==> v8: inputs <==
Design smm, start of the top module:
module smm(input clk, reset,
           input [7:0] readdata,
           output we, 
			  output [15:0] address,
			  output [7:0] writedata);
Settings: LEC_CHECK=0, ABC_AREA=1, CAP_MARGIN=0, CELL_PAD_IN_SITES_DETAIL_PLACEMENT=1, CELL_PAD_IN_SITES_GLOBAL_PLACEMENT=3, CORE_ASPECT_RATIO=0.69, CORE_MARGIN=9, CORE_UTILIZATION=26, CTS_CLUSTER_DIAMETER=59, GPL_ROUTABILITY_DRIVEN=0, GPL_TIMING_DRIVEN=1, HOLD_SLACK_MARGIN=0.21, MAX_ROUTING_LAYER=met4, PLACE_DENSITY_LB_ADDON=0.11, SETUP_SLACK_MARGIN=0.91, SLEW_MARGIN=30; clock period 3.68 ns.
run.sh (not shown) runs the stock make flow with config.mk's settings and CLKGATE_MAP_FILE=.
==> v33: changes against v8 <==
- CAP_MARGIN: 0 -> 20
- CELL_PAD_IN_SITES_DETAIL_PLACEMENT: 1 -> unset
- CELL_PAD_IN_SITES_GLOBAL_PLACEMENT: 3 -> unset
- CORE_ASPECT_RATIO: 0.69 -> unset
- CORE_UTILIZATION: 26 -> 52
- CTS_CLUSTER_DIAMETER: 59 -> 389
- CTS_CLUSTER_SIZE: unset -> 98
- GPL_ROUTABILITY_DRIVEN: 0 -> unset
- GPL_TIMING_DRIVEN: 1 -> unset
- HOLD_SLACK_MARGIN: 0.21 -> unset
- PLACE_DENSITY: unset -> 0.8
- PLACE_DENSITY_LB_ADDON: 0.11 -> unset
- SETUP_SLACK_MARGIN: 0.91 -> unset
- SLEW_MARGIN: 30 -> 20
- TNS_END_PERCENT: unset -> 40
==> flow/constraint.sdc (replaced) <==
create_clock -name core_clock -period 5.0 [get_ports {clk}]
set_input_delay 1.0000 -clock core_clock [delete_from_list [all_inputs] [get_ports {clk}]]
set_output_delay 1.0000 -clock core_clock [all_outputs]
set_load 0.01 [all_outputs]
==> GITHUB_STEP_SUMMARY <==
### Yosys + OpenROAD results

| Metric | Value |
|---|---|
| Status | no timing/DRC/antenna violations |
| Relative slew slack | between 50% and 60% |
| Comb area | 0.00352 mm² |
| Number of vias per cell | 4.76 |
| Initial drt markers | 363 |
the above is filed under v8

==> GITHUB_STEP_SUMMARY <==
### Yosys + OpenROAD results

| Metric | Value |
|---|---|
| Status | no timing/DRC/antenna violations |
| Post-Place Cells | approximately 860 |
| Diode count | 0 |
| Initial drt markers | 455 |
| Crit path from | cu.md.state[3]$_DFF_PP0_ |
| Comb area | around 0.0029 mm² |
| Number of vias per cell | between 5 and 6 |
the above is filed under v33


---

==> build 42 <==
==> flow/design.v <==
module datapath(input clk, reset, weCU, buffIRCU, buffAHCU,
                input buffALCU, buffRCU, srcbmuxCU, adrmuxCU,
			       input [1:0] acmuxCU, pcmuxCU,
			       input [2:0] aluopCU,
			       input [7:0] memdata,
			       output [15:0] address,
			       output [7:0] writedata, instrCU,
			       output zeroCU);
wire [7:0]  adrHout, buffIRout, buffAHout, buffALout, srcbmuxout;
wire [7:0]  acout, acmuxout, rout, buffRout, aluout;
wire [15:0] pcout, pcaddout, mdaout, pcmuxout, adrmuxout;
flopr #(8) IR(clk, reset, buffIRout, instrCU);
flopr #(8) adrH(clk, reset, buffAHout, adrHout);
buff buffIR(clk, reset, memdata, buffIRCU, buffIRout);
buff buffadrH(clk, reset, memdata, buffAHCU, buffAHout);
buff buffadrL(clk, reset, memdata, buffALCU, buffALout);
mux3 #(8) acmux(aluout, memdata, rout, acmuxCU, acmuxout);
flopr #(8) AC(clk, reset, acmuxout, acout);
flopr #(8) R(clk, reset, buffRout, rout);
buff buffR(clk, reset, acout, buffRCU, buffRout);
mux2 #(8) srcbmux(rout, 8'b00000001, srcbmuxCU, srcbmuxout);
alu alu(acout, srcbmuxout, aluopCU, aluout, zeroCU);
flopr #(16) PC(clk, reset, pcmuxout, pcout);
mux3 #(16) pcmux(pcout, pcaddout, {adrHout, buffALout}, pcmuxCU, pcmuxout);
adder pcadder(pcout, 16'b000000000000001, pcaddout);
flopr #(16) MDA(clk, reset, {adrHout, buffALout}, mdaout);
mux2 #(16) addressmux(pcout, mdaout, adrmuxCU, adrmuxout);
assign address = adrmuxout;
assign writedata = aluout;
endmodule
module mux2 # (parameter WIDTH = 8)
(input  [WIDTH-1:0] a0, a1,
 input s,
 output [WIDTH-1:0] y);
  assign y = s ? a1 : a0;
endmodule
module mux3 # (parameter WIDTH = 8)
(input  [WIDTH-1:0] a0, a1, a2,
 input  [1:0] s,
 output [WIDTH-1:0] y);
  assign y = s[1] ? a2 : (s[0] ? a1 : a0); 
endmodule
module flopr # (parameter WIDTH = 8)
(input clk, reset,
 input [WIDTH-1:0] d,
 output reg [WIDTH-1:0] q);
 always @ (posedge clk, posedge reset)
   if (reset) q <= 0;
   else q <= d;
endmodule
module buff(input clk, reset, input[7:0] a, input s, output [7:0] y);
  reg [7:0] q;
  assign y = (s == 1) ? a : q;
  always @ (posedge clk, posedge reset)
    if (reset) q <= 0;
    else q <= y;
endmodule
module adder(input [15:0] a, b, output [15:0] y);
assign y = a + b;
endmodule
module alu (a, b, sel, out, zero);
    input [7:0] a,b;
    input [2:0] sel; 
    output reg [7:0] out;
    output reg zero;
    always @ (*) 
    begin 
        case(sel) 
		      3'b000:   
	begin
		out = a; 
		if (out == 0) zero = 1;  
		else zero = 0; 
          end
            3'b001:   
	begin
		out = a+b;  
		if (out == 0)
		 zero = 1;  
		else
		zero = 0;
          end     
            3'b010:   
	begin
		out = a-b;  
		if (out == 0) zero = 1;  
		else zero = 0;
          end 
            3'b011:   
	begin
		out = 0; 
		zero = 1;
          end
			   3'b100:   
	begin
		out = a & b; 
		if (out == 0)
		 zero = 1;  
		else
		zero = 0;
          end
		     3'b101:   
	begin
		out = a | b; 
		if (out == 0) zero = 1;  
		else zero = 0; 
          end
			  3'b110:   
	begin
		out = a ^ b; 
		if (out == 0) zero = 1;  
		else zero = 0; 
          end		 
			  3'b111:   
	begin
		out = ~a; 
		if (out == 0) zero = 1;  
		else zero = 0; 
          end
        endcase
    end
endmodule
module controller(input clk, reset, zflag, 
                  input [7:0] opcode, 
						output buffIR, buffAH, buffAL, buffR, srcbmux, adrmux, we,
			         output [1:0] pcmux, acmux, 
						output [2:0] aluop);
  maindec md(clk, reset, zflag, opcode, buffAL, buffR, buffIR, buffAH, srcbmux, adrmux, we, pcmux, acmux, aluop);
endmodule
module maindec(input clk, reset, zflag, 
               input [7:0] opcode, 
					output buffAL, buffR, buffIR, buffAH, srcbmux, adrmux, we,
			      output [1:0] pcmux, acmux,
					output [2:0] aluop);
  reg [13:0] controls;
  reg [3:0] state, nextstate;
  assign {buffAL, buffAH, buffIR, acmux, buffR, srcbmux, aluop, pcmux, adrmux, we} = controls;
  parameter fetch = 4'b0000;
  parameter decode = 4'b0001;
  parameter getah = 4'b0010;
  parameter getal = 4'b0011;
  parameter loaddata = 4'b0100;
  parameter storedata = 4'b0101;
  parameter jumpinstr = 4'b0110;
  parameter alu = 4'b0111;
  parameter r_to_ac = 4'b1000;
  parameter ac_to_r = 4'b1001;
  parameter ahfetch = 4'b1010;
  parameter pcinc = 4'b1011;
  parameter NOP = 8'h00;
  parameter LDAC = 8'h01;
  parameter STAC = 8'h02;
  parameter MVAC = 8'h03;
  parameter MOVR = 8'h04;
  parameter JUMP = 8'h05;
  parameter JMPZ = 8'h06;
  parameter JPNZ = 8'h07;
  parameter ADD = 8'h08;
  parameter SUB = 8'h09;
  parameter INAC = 8'h0A;
  parameter CLAC = 8'h0B;
  parameter AND = 8'h0C;
  parameter OR = 8'h0D;
  parameter XOR = 8'h0E;
  parameter NOT = 8'h0F;
  always @(posedge clk, posedge reset)
    if (reset)  state <= fetch;
	 else        state <= nextstate;
  always @(*)
  begin  
    case(state)
	   fetch: nextstate <= decode;
		decode: case(opcode)
		          NOP: nextstate <= pcinc;
					 LDAC: nextstate <= ahfetch;
					 STAC: nextstate <= ahfetch;
					 MVAC: nextstate <= ac_to_r;
					 MOVR: nextstate <= r_to_ac;
					 JUMP: nextstate <= ahfetch;
					 JMPZ: nextstate <= ahfetch;
					 JPNZ: nextstate <= ahfetch;
					 default: nextstate <= alu;
				 endcase
		 getah: nextstate <= getal;
		 getal: if (opcode == STAC)      nextstate <= storedata;
		        else if (opcode == LDAC) nextstate <= loaddata;
				  else if ((opcode == JMPZ) & ~zflag) nextstate <= pcinc;
				  else if ((opcode == JPNZ) & zflag)  nextstate <= pcinc;
				  else                     nextstate <= jumpinstr;
		 jumpinstr: nextstate <= fetch;
		 storedata: nextstate <= fetch;
		 loaddata: nextstate <= fetch;
		 ac_to_r: nextstate <= fetch;
		 r_to_ac: nextstate <= fetch;
		 alu: nextstate <= fetch;
		 ahfetch: nextstate <= getah;
		 pcinc: nextstate <= fetch;
		 default: nextstate <= fetch;
	 endcase
  end
  always @(*)
  begin
    case(state)
	   fetch: controls <= 14'b00100000000000;
		decode: controls <= 14'b00000000000000;
		getah: controls <= 14'b01000000000100;
		getal: controls <= 14'b10000000000000;
		storedata: controls <= 14'b00000000000111;
		loaddata: controls <=  14'b00001000000110;
		ac_to_r: controls <= 14'b00000100000100;
		r_to_ac: controls <= 14'b00010000000100;
		jumpinstr: controls <= 14'b00000000001010;
		ahfetch: controls <= 14'b00000000000100;
		pcinc: controls <= 14'b00000000000100;
		alu:
		begin
		  case(opcode)
		    ADD: controls <= 14'b00000000010100;
			 SUB: controls <= 14'b00000000100100;
			 INAC: controls <= 14'b00000010010100;
			 CLAC: controls <= 14'b00000000110100;
			 AND: controls <= 14'b00000001000100;
			 OR: controls <= 14'b00000001010100;
			 XOR: controls <= 14'b00000001100100;
			 NOT: controls <= 14'b00000001110100;
			 default: controls <= 14'b00000000000000;
		  endcase
		end
		default: controls <= 14'b00000000000000;
    endcase
  end
endmodule
module smm(input clk, reset,
           input [7:0] readdata,
           output we, 
			  output [15:0] address,
			  output [7:0] writedata);
wire buffR, buffIR, buffAH, mdamux, buffAL, adrmux, srcbmux;
wire [1:0] pcmux, acmux;
wire [2:0] aluop;
wire [15:0] addr;
wire [7:0] wdata, instr;
wire zero;
datapath dp(clk, reset, we, buffIR, buffAH, buffAL, buffR, srcbmux, adrmux, acmux, pcmux, aluop, readdata, addr, wdata, instr, zero);
controller cu(clk, reset, zero, instr, buffIR, buffAH, buffAL, buffR, srcbmux, adrmux, we, pcmux, acmux, aluop);
assign writedata = wdata;
assign address = addr;
endmodule
==> flow/run.sh <==
#!/bin/bash
# the make line also repeats each setting of config.mk as NAME=value (left out here)
make -C /OpenROAD-flow-scripts/flow DESIGN_CONFIG=/design/flow/config.mk WORK_HOME=/design/flow/orfs CLKGATE_MAP_FILE= finish
==> flow/config.mk <==
export PLATFORM = sky130hd
export DESIGN_NAME = smm
export DESIGN_NICKNAME = smm
export VERILOG_FILES = /design/flow/design.v
export SDC_FILE = /design/flow/constraint.sdc
export NUM_CORES = 4
export LEC_CHECK = 0
export ABC_AREA = 1
export CAP_MARGIN = 0
export CELL_PAD_IN_SITES_GLOBAL_PLACEMENT = 0
export CORE_ASPECT_RATIO = 0.91
export CORE_MARGIN = 2
export CORE_UTILIZATION = 70
export CTS_CLUSTER_DIAMETER = 261
export CTS_CLUSTER_SIZE = 15
export GPL_TIMING_DRIVEN = 1
export HOLD_SLACK_MARGIN = 0.21
export PLACE_DENSITY_LB_ADDON = 0.11
export SETUP_SLACK_MARGIN = 0.72
export SLEW_MARGIN = 10
==> flow/constraint.sdc <==
create_clock -name core_clock -period 3.85 [get_ports {clk}]
set_input_delay 0.7700 -clock core_clock [delete_from_list [all_inputs] [get_ports {clk}]]
set_output_delay 0.7700 -clock core_clock [all_outputs]
set_load 0.01 [all_outputs]
==> build 27 (differences from build 42) <==
==> flow/config.mk (replaced) <==
export PLATFORM = sky130hd
export DESIGN_NAME = smm
export DESIGN_NICKNAME = smm
export VERILOG_FILES = /design/flow/design.v
export SDC_FILE = /design/flow/constraint.sdc
export NUM_CORES = 4
export LEC_CHECK = 0
export ABC_AREA = 1
export CAP_MARGIN = 20
export CORE_MARGIN = 2
export CORE_UTILIZATION = 72
export CTS_CLUSTER_DIAMETER = 230
export CTS_CLUSTER_SIZE = 99
export PLACE_DENSITY = 0.6
export SLEW_MARGIN = 20
==> flow/constraint.sdc (replaced) <==
create_clock -name core_clock -period 4.58 [get_ports {clk}]
set_input_delay 0.9160 -clock core_clock [delete_from_list [all_inputs] [get_ports {clk}]]
set_output_delay 0.9160 -clock core_clock [all_outputs]
set_load 0.01 [all_outputs]
==> trial 80 (differences from build 42) <==
==> flow/config.mk (replaced) <==
export PLATFORM = sky130hd
export DESIGN_NAME = smm
export DESIGN_NICKNAME = smm
export VERILOG_FILES = /design/flow/design.v
export SDC_FILE = /design/flow/constraint.sdc
export NUM_CORES = 4
export LEC_CHECK = 0
export ABC_AREA = 1
export CAP_MARGIN = 20
export CORE_MARGIN = 2
export CORE_UTILIZATION = 69
export CTS_CLUSTER_SIZE = 34
export PLACE_DENSITY = 0.6
export SETUP_SLACK_MARGIN = -0.21
export SLEW_MARGIN = 20
==> flow/constraint.sdc (replaced) <==
create_clock -name core_clock -period 3.88 [get_ports {clk}]
set_input_delay 0.7760 -clock core_clock [delete_from_list [all_inputs] [get_ports {clk}]]
set_output_delay 0.7760 -clock core_clock [all_outputs]
set_load 0.01 [all_outputs]
==> results <==
item	trial 80	build 42	build 27
Status	complete, but fails checks	aborted with a tool error	finished clean
Last stage reached	-	5_1_grt	-
Violated checks	negative setup slack	-	-
Max-cap violations	0	-	0
Sum Neg Setup Slack	-241.1 ps	-	0 ps
Number of cell instances on the worst register-to-register path	26	-	26
Most Frequent Cell on Critical Path	nand2_1	-	inv_1
Later-pin clock latency in the skew report	370 ps	-	350 ps
FF+latch count	68	-	68
Final cell utilization of the core	83.49%	-	84.06%
LEAKAGE	3.046 nW	-	2.916 nW
Largest contributor to cell area by class	multi-input combinational cells	-	multi-input combinational cells
Clock buffer and inverter area fraction after layout	3.759%	-	3.569%
Total internal power	2.595 mW	-	2.051 mW
Max-slew violation count	0	-	0
Power is estimated from default activity; no workload was simulated.
